==> 07-01: inputs <==
==> flow/design.v (excerpt) <==
module FPU_top_level
(
 input 	       clk,
 input 	       nrst,
 input  [31:0] floating_point1,
 input  [31:0] floating_point2,
 input  [2:0]  frm,
 input  [6:0]  funct7,
 output [31:0] floating_point_out,
 output [4:0]  flags
 );
   reg [2:0]   frm2;
   reg [2:0]   frm3;
   reg [6:0]   funct7_2;
   reg [6:0]   funct7_3;
   localparam ADD = 7'b0100000;
   localparam MUL = 7'b0000010;
   reg 	       sign_shifted;
   reg [25:0]  frac_shifted;
   reg 	       sign_not_shifted;
   reg [25:0]  frac_not_shifted;
   reg [7:0]   exp_max;
   reg         mul_sign1;
   reg         mul_sign2;
   reg [7:0]   mul_exp1;
   reg [7:0]   mul_exp2;
   reg [25:0]  product;
   reg         mul_carry_out;
   reg [61:0]  step1_to_step2;
   reg [61:0]  nxt_step1_to_step2;
   reg        add_sign_out;
   reg [25:0] add_sum;
   reg 	      add_carry_out;
   reg [7:0]  add_exp_max;
   reg        mul_sign_out;
   reg [7:0]  sum_exp;
   reg        mul_ovf;
   reg        mul_unf;
   reg        inv;
   reg        inv2;
   reg        inv3;
   reg [37:0] step2_to_step3;
   reg [37:0] nxt_step2_to_step3;
        ADD_step1 addStep1(
			   .floating_point1_in(floating_point1),
			   .floating_point2_in(floating_point2),
			   .sign_shifted(sign_shifted),
			   .frac_shifted(frac_shifted),
			   .sign_not_shifted(sign_not_shifted),
			   .frac_not_shifted(frac_not_shifted),
			   .exp_max(exp_max)
			   );
        MUL_step1 mulStep1(
			   .fp1_in(floating_point1),
			   .fp2_in(floating_point2),
			   .sign1(mul_sign1),
			   .sign2(mul_sign2),
			   .exp1(mul_exp1),
			   .exp2(mul_exp2),
			   .product(product),
			   .carry_out(mul_carry_out)
			   );
   always_comb begin : check_for_invalid_op
      inv = 0;
      if(funct7 == ADD) begin
	 if((floating_point1[30:0] == 31'h7F800000) && 
	    (floating_point2[30:0] == 31'h7F800000) && 
	    (floating_point1[31] ^ floating_point2[31])) begin
	        inv = 1;
	 end
      end
      if(funct7 == MUL) begin
	 if(((floating_point1[30:0] == 31'h00000000)  &&
	     (floating_point2[30:0] == 31'h7F800000)) ||
	    ((floating_point1[30:0] == 31'h7F800000)  &&
	     (floating_point2[30:0] == 31'h00000000))) begin
	        inv = 1;
	 end
      end
   end  
   always_comb begin : select_op_step1to2
      nxt_step1_to_step2 = '0;
      case(funct7)
	ADD: begin
  ...
clock: 10.5 ns
lec_check: 0
cap_margin: 15
cell_pad_in_sites_global_placement: 1
core_aspect_ratio: 1.59
core_margin: 2
core_utilization: 47
cts_cluster_diameter: 224
cts_cluster_size: 43
gpl_routability_driven: 0
gpl_timing_driven: 0
max_routing_layer: met5
place_density: 0.67
slew_margin: 20
tns_end_percent: 60
run.sh (not shown) runs the stock make flow with config.mk's settings and CLKGATE_MAP_FILE=.
==> 07-12: changes against 07-01 <==
==> flow/config.mk (replaced) <==
export PLATFORM = sky130hd
export DESIGN_NAME = FPU_top_level
export DESIGN_NICKNAME = FPU_top_level
export VERILOG_FILES = /design/flow/design.v
export SDC_FILE = /design/flow/constraint.sdc
export NUM_CORES = 4
export LEC_CHECK = 0
export CAP_MARGIN = 20
export CORE_MARGIN = 2
export CORE_UTILIZATION = 70
export CTS_CLUSTER_SIZE = 41
export PLACE_DENSITY = 0.66
export SETUP_SLACK_MARGIN = -0.55
export SLEW_MARGIN = 20
==> flow/constraint.sdc (replaced) <==
create_clock -name core_clock -period 7.67 [get_ports {clk}]
set_input_delay 1.5340 -clock core_clock [delete_from_list [all_inputs] [get_ports {clk}]]
set_output_delay 1.5340 -clock core_clock [all_outputs]
set_load 0.01 [all_outputs]
==> 07-08: changes against 07-01 <==
==> flow/config.mk (replaced) <==
export PLATFORM = sky130hd
export DESIGN_NAME = FPU_top_level
export DESIGN_NICKNAME = FPU_top_level
export VERILOG_FILES = /design/flow/design.v
export SDC_FILE = /design/flow/constraint.sdc
export NUM_CORES = 4
export LEC_CHECK = 0
export CAP_MARGIN = 20
export CORE_MARGIN = 2
export CORE_UTILIZATION = 56
export SETUP_SLACK_MARGIN = 1.53
export SLEW_MARGIN = 20
==> flow/constraint.sdc (replaced) <==
create_clock -name core_clock -period 5.18 [get_ports {clk}]
set_input_delay 1.0360 -clock core_clock [delete_from_list [all_inputs] [get_ports {clk}]]
set_output_delay 1.0360 -clock core_clock [all_outputs]
set_load 0.01 [all_outputs]
==> qor summary <==
                                                                           07-08                07-01                       07-12
Vias in the first global route                                            38,000               35,200                      35,400
Layout clock buffers                                                          17                   29                          19
Critical path startpoint                                      floating_point1[8]  floating_point2[10]          floating_point2[0]
Max-slew headroom                                                          27.4%                13.0%                       24.9%
Run status                                            complete, but fails checks       finished clean  complete, but fails checks
Layout check failures                                               setup timing                    -                setup timing
Core area                                                             59,200 um2           70,800 um2                  47,600 um2
Count of inserted tapcells                                                   773                  937                         615
Fp util                                                                    56.8%                47.6%                       70.7%
Wire length after detailed routing                                    147,000 um           163,000 um                  140,000 um
Std cell rows                                                                 89                  123                          80
Pre-CTS setup slack                                                     -3.34 ns             -1.83 ns                    -1.30 ns
Worst-case hold slack                                                   0.350 ns             0.353 ns                    0.344 ns
DRT Pass-1 Iters                                                              10                    9                          14
Tcrit/Tclk final                                                            152%                99.5%                        111%
Pin count of the biggest net entering global routing                          48                   81                          66
Cell count after placement                                                 5,550                5,269                       5,042

---

==> inputs of 10-11 <==
Starting RTL as in the previous note.
export LEC_CHECK = 0
export ABC_AREA = 1
export CAP_MARGIN = 5
export CORE_ASPECT_RATIO = 0.91
export CORE_MARGIN = 2
export CORE_UTILIZATION = 72
export CTS_CLUSTER_DIAMETER = 203
export CTS_CLUSTER_SIZE = 99
export HOLD_SLACK_MARGIN = -0.08
export SETUP_SLACK_MARGIN = 0.8
export SLEW_MARGIN = 20
export TNS_END_PERCENT = 10
create_clock -name core_clock -period 6.21 [get_ports {clk}]
==> inputs of 10-16, as changes to 10-11 <==
Settings changed: CAP_MARGIN 5 to 30, CORE_ASPECT_RATIO 0.91 to not set, CORE_UTILIZATION 72 to 58, CTS_CLUSTER_DIAMETER 203 to not set, CTS_CLUSTER_SIZE 99 to not set, HOLD_SLACK_MARGIN -0.08 to not set, PLACE_DENSITY_LB_ADDON set to 0.03, SETUP_SLACK_MARGIN 0.8 to not set, SLEW_MARGIN 20 to 25, TNS_END_PERCENT 10 to not set.
==> flow/constraint.sdc (replaced) <==
create_clock -name core_clock -period 10.0 [get_ports {clk}]
set_input_delay 2.0000 -clock core_clock [delete_from_list [all_inputs] [get_ports {clk}]]
set_output_delay 2.0000 -clock core_clock [all_outputs]
set_load 0.01 [all_outputs]
==> results <==
In synthesized cell count, 10-11 and 10-16 do not differ.
In area after synthesis, 10-16 and 10-11 do not differ.
10-11 stopped in global routing. 10-16 completed without violations.
Against 10-11, the die area of 10-16 is larger by about 24%.
==> figures <==
item                                                                          10-11       10-16
Status                                                       stopped before the end  no timing/DRC/antenna violations
Stage where the flow stopped                                         global routing           -
Buffers inserted during post-CTS setup optimization                             144           0
Placed Instances                                                               6414        6217
Cell Area, Placed                                                         40600 um2   37400 um2
Core outline area                                                         48700 um2   60500 um2
Half-perimeter wire length of the detailed placement result                  111 mm     99.4 mm
Die X                                                                        237 um      252 um
Fp util                                                                       73.0%       58.9%
Chip area                                                                 51200 um2   63400 um2
Setup slack at placement                                                   -1.90 ns    0.518 ns
